==> build 24: inputs <==
Design snack, start of the top module:
module snack(
    input ps2_data,
    input ps2_clk,
    input clk,
    input [1:0] speed_mode,
    input rst_n,
    input key,
    output hsync,
    output vsync,
    output beep,
    output [3:0] vga_r,
    output [3:0] vga_g,
    output [3:0] vga_b
    );
    wire key_r,key_l,key_u,key_d;
    PS2 ps2(.clk(clk),.rst(!rst_n),.ps2_clk(ps2_clk),.ps2_data(ps2_data),.up(key_u),.left(key_l),.right(key_r),.down(key_d));
    wire [9:0] col;
    wire [8:0] row;
    wire [9:0] box_x;
    wire [8:0] box_y;
    wire drive;
    wire snake_r;
    wire snake_head;
    snack_control u1_snack_control(
        .clk(clk),
        .rst_n(rst_n),
        .key_r(key_r),
        .key_l(key_l),
        .key_u(key_u),
        .key_d(key_d),
        .box_x(box_x),
        .box_y(box_y),
        .x_pos(col),
        .y_pos(row),
        .speed_mode(speed_mode),
        .drive(drive),
        .snack_r(snake_r),
        .snake_head(snake_head)
                  );
    random_box u1_random_box(
        .clk(clk),
        .rst_n(rst_n),
        .drive(drive), 
        .box_x(box_x), 
        .box_y(box_y)
    );
    wire [11:0] pixel;
    wire rdn;
  ...
==> flow/config.mk <==
export PLATFORM = sky130hd
export DESIGN_NAME = snack
export DESIGN_NICKNAME = snack
export VERILOG_FILES = /design/flow/design.v
export SDC_FILE = /design/flow/constraint.sdc
export NUM_CORES = 4
export LEC_CHECK = 0
export ABC_AREA = 1
export CAP_MARGIN = 20
export CORE_MARGIN = 2
export CORE_UTILIZATION = 72
export CTS_CLUSTER_DIAMETER = 317
export CTS_CLUSTER_SIZE = 18
export HOLD_SLACK_MARGIN = 0.29
export PLACE_DENSITY_LB_ADDON = 0.19
export SETUP_SLACK_MARGIN = -0.38
export SLEW_MARGIN = 20
==> flow/constraint.sdc <==
create_clock -name core_clock -period 5.7 [get_ports {clk}]
set_input_delay 1.1400 -clock core_clock [delete_from_list [all_inputs] [get_ports {clk}]]
set_output_delay 1.1400 -clock core_clock [all_outputs]
set_load 0.01 [all_outputs]
run.sh (not shown) runs the stock make flow with config.mk's settings and CLKGATE_MAP_FILE=.
==> trial 30: changes against build 24 <==
CTS_CLUSTER_DIAMETER = 312   (was 317)
CTS_CLUSTER_SIZE = 15   (was 18)
PLACE_DENSITY_LB_ADDON = 0.03   (was 0.19)
SETUP_SLACK_MARGIN = -0.34   (was -0.38)
==> trial 63: changes against build 24 <==
CAP_MARGIN = 15   (was 20)
CTS_CLUSTER_DIAMETER = 312   (was 317)
CTS_CLUSTER_SIZE = 15   (was 18)
PLACE_DENSITY_LB_ADDON = 0.03   (was 0.19)
SETUP_SLACK_MARGIN = -0.34   (was -0.38)
TNS_END_PERCENT = 5   (was not set)
==> summary of the runs <==
- Build 24 went through all stages and came out clean. Trial 30 passed the timing, design-rule and antenna checks. Trial 63 finished with timing, DRC and antenna clean.
- Register-to-register slack is about the same in trial 30 and trial 63.
- Clock skew is the same in trial 63 and trial 30.
- In maximum frequency, trial 63 and trial 30 do not differ.
- In trial 63 the first-iteration DRC count is lower than in build 24, by about 1.8%.
- Die area is the same in build 24 and trial 63.
- In cell area, trial 30 and trial 63 do not differ.
- Routed wire length: build 24 is lower than trial 63 (1.5%).
- Synthesized area is the same in trial 63 and trial 30.
- Clock power is about the same in trial 63 and trial 30.
- Against build 24, the global-route usage of trial 63 is higher by 0.66 points.

==> run a: inputs <==
Starting RTL as in the previous note.
export LEC_CHECK = 0
export ABC_AREA = 1
export CAP_MARGIN = 30
export CELL_PAD_IN_SITES_DETAIL_PLACEMENT = 0
export CELL_PAD_IN_SITES_GLOBAL_PLACEMENT = 0
export CORE_MARGIN = 2
export CORE_UTILIZATION = 72
export CTS_CLUSTER_DIAMETER = 79
export CTS_CLUSTER_SIZE = 14
export HOLD_SLACK_MARGIN = 0.29
export MIN_ROUTING_LAYER = met1
export PLACE_DENSITY_LB_ADDON = 0.03
export SETUP_SLACK_MARGIN = 1.39
export SLEW_MARGIN = 20
create_clock -name core_clock -period 5.7 [get_ports {clk}]
==> run b (differences from run a) <==
- CAP_MARGIN: 30 -> 0
- CELL_PAD_IN_SITES_DETAIL_PLACEMENT: 0 -> unset
- CELL_PAD_IN_SITES_GLOBAL_PLACEMENT: 0 -> unset
- CTS_CLUSTER_DIAMETER: 79 -> 312
- CTS_CLUSTER_SIZE: 14 -> 15
- MIN_ROUTING_LAYER: met1 -> unset
- SETUP_SLACK_MARGIN: 1.39 -> -0.34
==> job_summary.md <==
### Flow metrics

| Metric | Value |
|---|---|
| Critical path startpoint | u1_snack_control.snack_x[5][2] |
| Status | complete, no violations |
| Global routing usage on met1 | roughly 55% |
| Setup slack, reg-to-reg | about 2.1 ns |
| Switching part of the total | a little over a third |
| Reg2reg end | draw.pixel[3] |
| Met3 Resource Use GR | roughly a tenth |
the above is filed under run a

==> job_summary.md <==
### Flow metrics

| Metric | Value |
|---|---|
| Setup slack, reg-to-reg | ~2.2 ns |
| Met3 Resource Use GR | under 10% |
| Global routing usage on met1 | a little under three fifths |
| Status | complete, no violations |
| Switching part of the total | roughly 37% |
the above is filed under run b


==> trial 93 <==
snack again, from the RTL that the note above started with.
clock: 5.7 ns
lec_check: 0
abc_area: 1
cap_margin: 5
core_margin: 2
core_utilization: 72
cts_cluster_diameter: 352
cts_cluster_size: 14
hold_slack_margin: 0.26
place_density_lb_addon: 0.02
setup_slack_margin: -0.4
slew_margin: 20
==> trial 78 (differences from trial 93) <==
- ABC_AREA: 1 -> unset
- CAP_MARGIN: 5 -> 20
- CORE_UTILIZATION: 72 -> 40
- CTS_CLUSTER_DIAMETER: 352 -> unset
- CTS_CLUSTER_SIZE: 14 -> unset
- HOLD_SLACK_MARGIN: 0.26 -> unset
- PLACE_DENSITY_LB_ADDON: 0.02 -> unset
- SETUP_SLACK_MARGIN: -0.4 -> unset
==> flow/constraint.sdc (replaced) <==
create_clock -name core_clock -period 8.48 [get_ports {clk}]
set_input_delay 1.6960 -clock core_clock [delete_from_list [all_inputs] [get_ports {clk}]]
set_output_delay 1.6960 -clock core_clock [all_outputs]
set_load 0.01 [all_outputs]
==> trial 19 (differences from trial 93) <==
- ABC_AREA: 1 -> unset
- CAP_MARGIN: 5 -> 20
- CTS_CLUSTER_DIAMETER: 352 -> unset
- CTS_CLUSTER_SIZE: 14 -> unset
- HOLD_SLACK_MARGIN: 0.26 -> unset
- PLACE_DENSITY_LB_ADDON: 0.02 -> unset
- SETUP_SLACK_MARGIN: -0.4 -> 1.49
==> qor summary <==
                                                                   trial 93                 trial 78                 trial 19
Adders+Majority by Area                                               19.1%                    19.8%                    19.8%
Comb gates                                                            5,980                    5,444                    5,444
Outcome                                             complete, no violations  complete, no violations  complete, no violations
TritonCTS Buffers                                                        47                       76                       70
Die Width                                                            285 µm                   375 µm                   280 µm
Inverter count                                                          870                      228                      228
Count of mapped cells out of synthesis                                7,738                    6,698                    6,698
Overall power consumption                                           10.9 mW                  8.12 mW                  12.1 mW
Min setup slack post-route                                          1930 ps                  4020 ps                  1430 ps
Combinational gate power                                            2.94 mW                  1.69 mW                  2.58 mW
OpenROAD warning count                                                  107                      104                      109
Seq pwr                                                             4.62 mW                  3.05 mW                  4.60 mW
Delay of the slowest cell on the worst path                          610 ps                   770 ps                   860 ps
Initial DRC count                                                     5,350                    3,971                    4,686
First-pass GRT wire length                                       272,000 µm               275,000 µm               264,000 µm
FF+latch area                                                    14,200 µm²               14,300 µm²               14,300 µm²
Max rail drop VDD                                                  0.375 mV                 0.201 mV                 0.486 mV
Final Critical Period                                               3770 ps                  4460 ps                  4270 ps
Worst-Skew Late Latency                                              650 ps                   690 ps                   670 ps
Wire length per cell                                                19.8 µm                  21.3 µm                  22.6 µm
Share of the synthesized area in the top cell type                    21.1%                    21.9%                    21.9%
Endpoint of the worst setup timing path                       draw.pixel[3]            draw.pixel[6]            draw.pixel[6]
Arrival time of the worst setup path                                4360 ps                  5010 ps                  4810 ps

==> job 1715 <==
snack again, from the RTL that the note above started with.
// snack
module snack(
    input ps2_data,
    input ps2_clk,
    input clk,
    input [1:0] speed_mode,
    input rst_n,
    input key,
    output hsync,
    output vsync,
    output beep,
    output [3:0] vga_r,
    output [3:0] vga_g,
    output [3:0] vga_b
    );
export LEC_CHECK = 0
export ABC_AREA = 1
export CAP_MARGIN = 20
export CORE_MARGIN = 2
export CORE_UTILIZATION = 65
export CTS_CLUSTER_SIZE = 80
export GPL_ROUTABILITY_DRIVEN = 0
export MAX_ROUTING_LAYER = met4
export MIN_ROUTING_LAYER = met1
export SETUP_SLACK_MARGIN = 5.0
export SLEW_MARGIN = 20
export TNS_END_PERCENT = 95
create_clock -name core_clock -period 40.0 [get_ports {clk}]
==> job 8672 (differences from job 1715) <==
ABC_AREA = not set   (was 1)
CORE_UTILIZATION = 40   (was 65)
CTS_CLUSTER_SIZE = not set   (was 80)
GPL_ROUTABILITY_DRIVEN = not set   (was 0)
MAX_ROUTING_LAYER = not set   (was met4)
MIN_ROUTING_LAYER = not set   (was met1)
SETUP_SLACK_MARGIN = not set   (was 5.0)
TNS_END_PERCENT = not set   (was 95)
==> flow/constraint.sdc (replaced) <==
create_clock -name core_clock -period 10.3 [get_ports {clk}]
set_input_delay 2.0600 -clock core_clock [delete_from_list [all_inputs] [get_ports {clk}]]
set_output_delay 2.0600 -clock core_clock [all_outputs]
set_load 0.01 [all_outputs]
==> job 4940 (differences from job 1715) <==
ABC_AREA = not set   (was 1)
CORE_UTILIZATION = 40   (was 65)
CTS_CLUSTER_SIZE = not set   (was 80)
GPL_ROUTABILITY_DRIVEN = not set   (was 0)
MAX_ROUTING_LAYER = not set   (was met4)
MIN_ROUTING_LAYER = not set   (was met1)
SETUP_SLACK_MARGIN = not set   (was 5.0)
TNS_END_PERCENT = not set   (was 95)
==> comparison table <==
Total Routed Length: job 4940 175,000 um; job 8672 175,000 um; job 1715 170,000 um
Global routing usage on met3: job 4940 2.79%; job 8672 3.15%; job 1715 7.51%
Kind of capture point of the worst setup path: job 4940 async pin; job 8672 flip-flop; job 1715 async pin
Adder-cell area share of the yosys netlist: job 4940 19.8%; job 8672 19.8%; job 1715 19.1%
NumNets Final: job 4940 7,295; job 8672 7,301; job 1715 8,450
Overall via count from detail_route: job 4940 47,612; job 8672 47,356; job 1715 51,980
Synth Instances: job 4940 6,698; job 8672 6,698; job 1715 7,738
Outcome: job 4940 complete, no violations; job 8672 complete, no violations; job 1715 complete, no violations
Cell variety after synth: job 4940 87; job 8672 87; job 1715 65
Worst IR drop on VDD: job 4940 0.0343 mV; job 8672 0.130 mV; job 1715 0.0462 mV
Post-synth design cell area: job 4940 55,000 um^2; job 8672 55,000 um^2; job 1715 57,000 um^2
Depth of the worst register-to-register path: job 4940 15; job 8672 10; job 1715 15
Cell Rows: job 4940 136; job 8672 136; job 1715 108
Die footprint: job 4940 140,000 um^2; job 8672 140,000 um^2; job 1715 90,000 um^2
Total length of routed met3 wires: job 4940 11,000 um; job 8672 11,200 um; job 1715 16,100 um
Proportion of power drawn by combinational gates: job 4940 21.4%; job 8672 20.0%; job 1715 24.9%
Power and IR drop assume default switching activity.
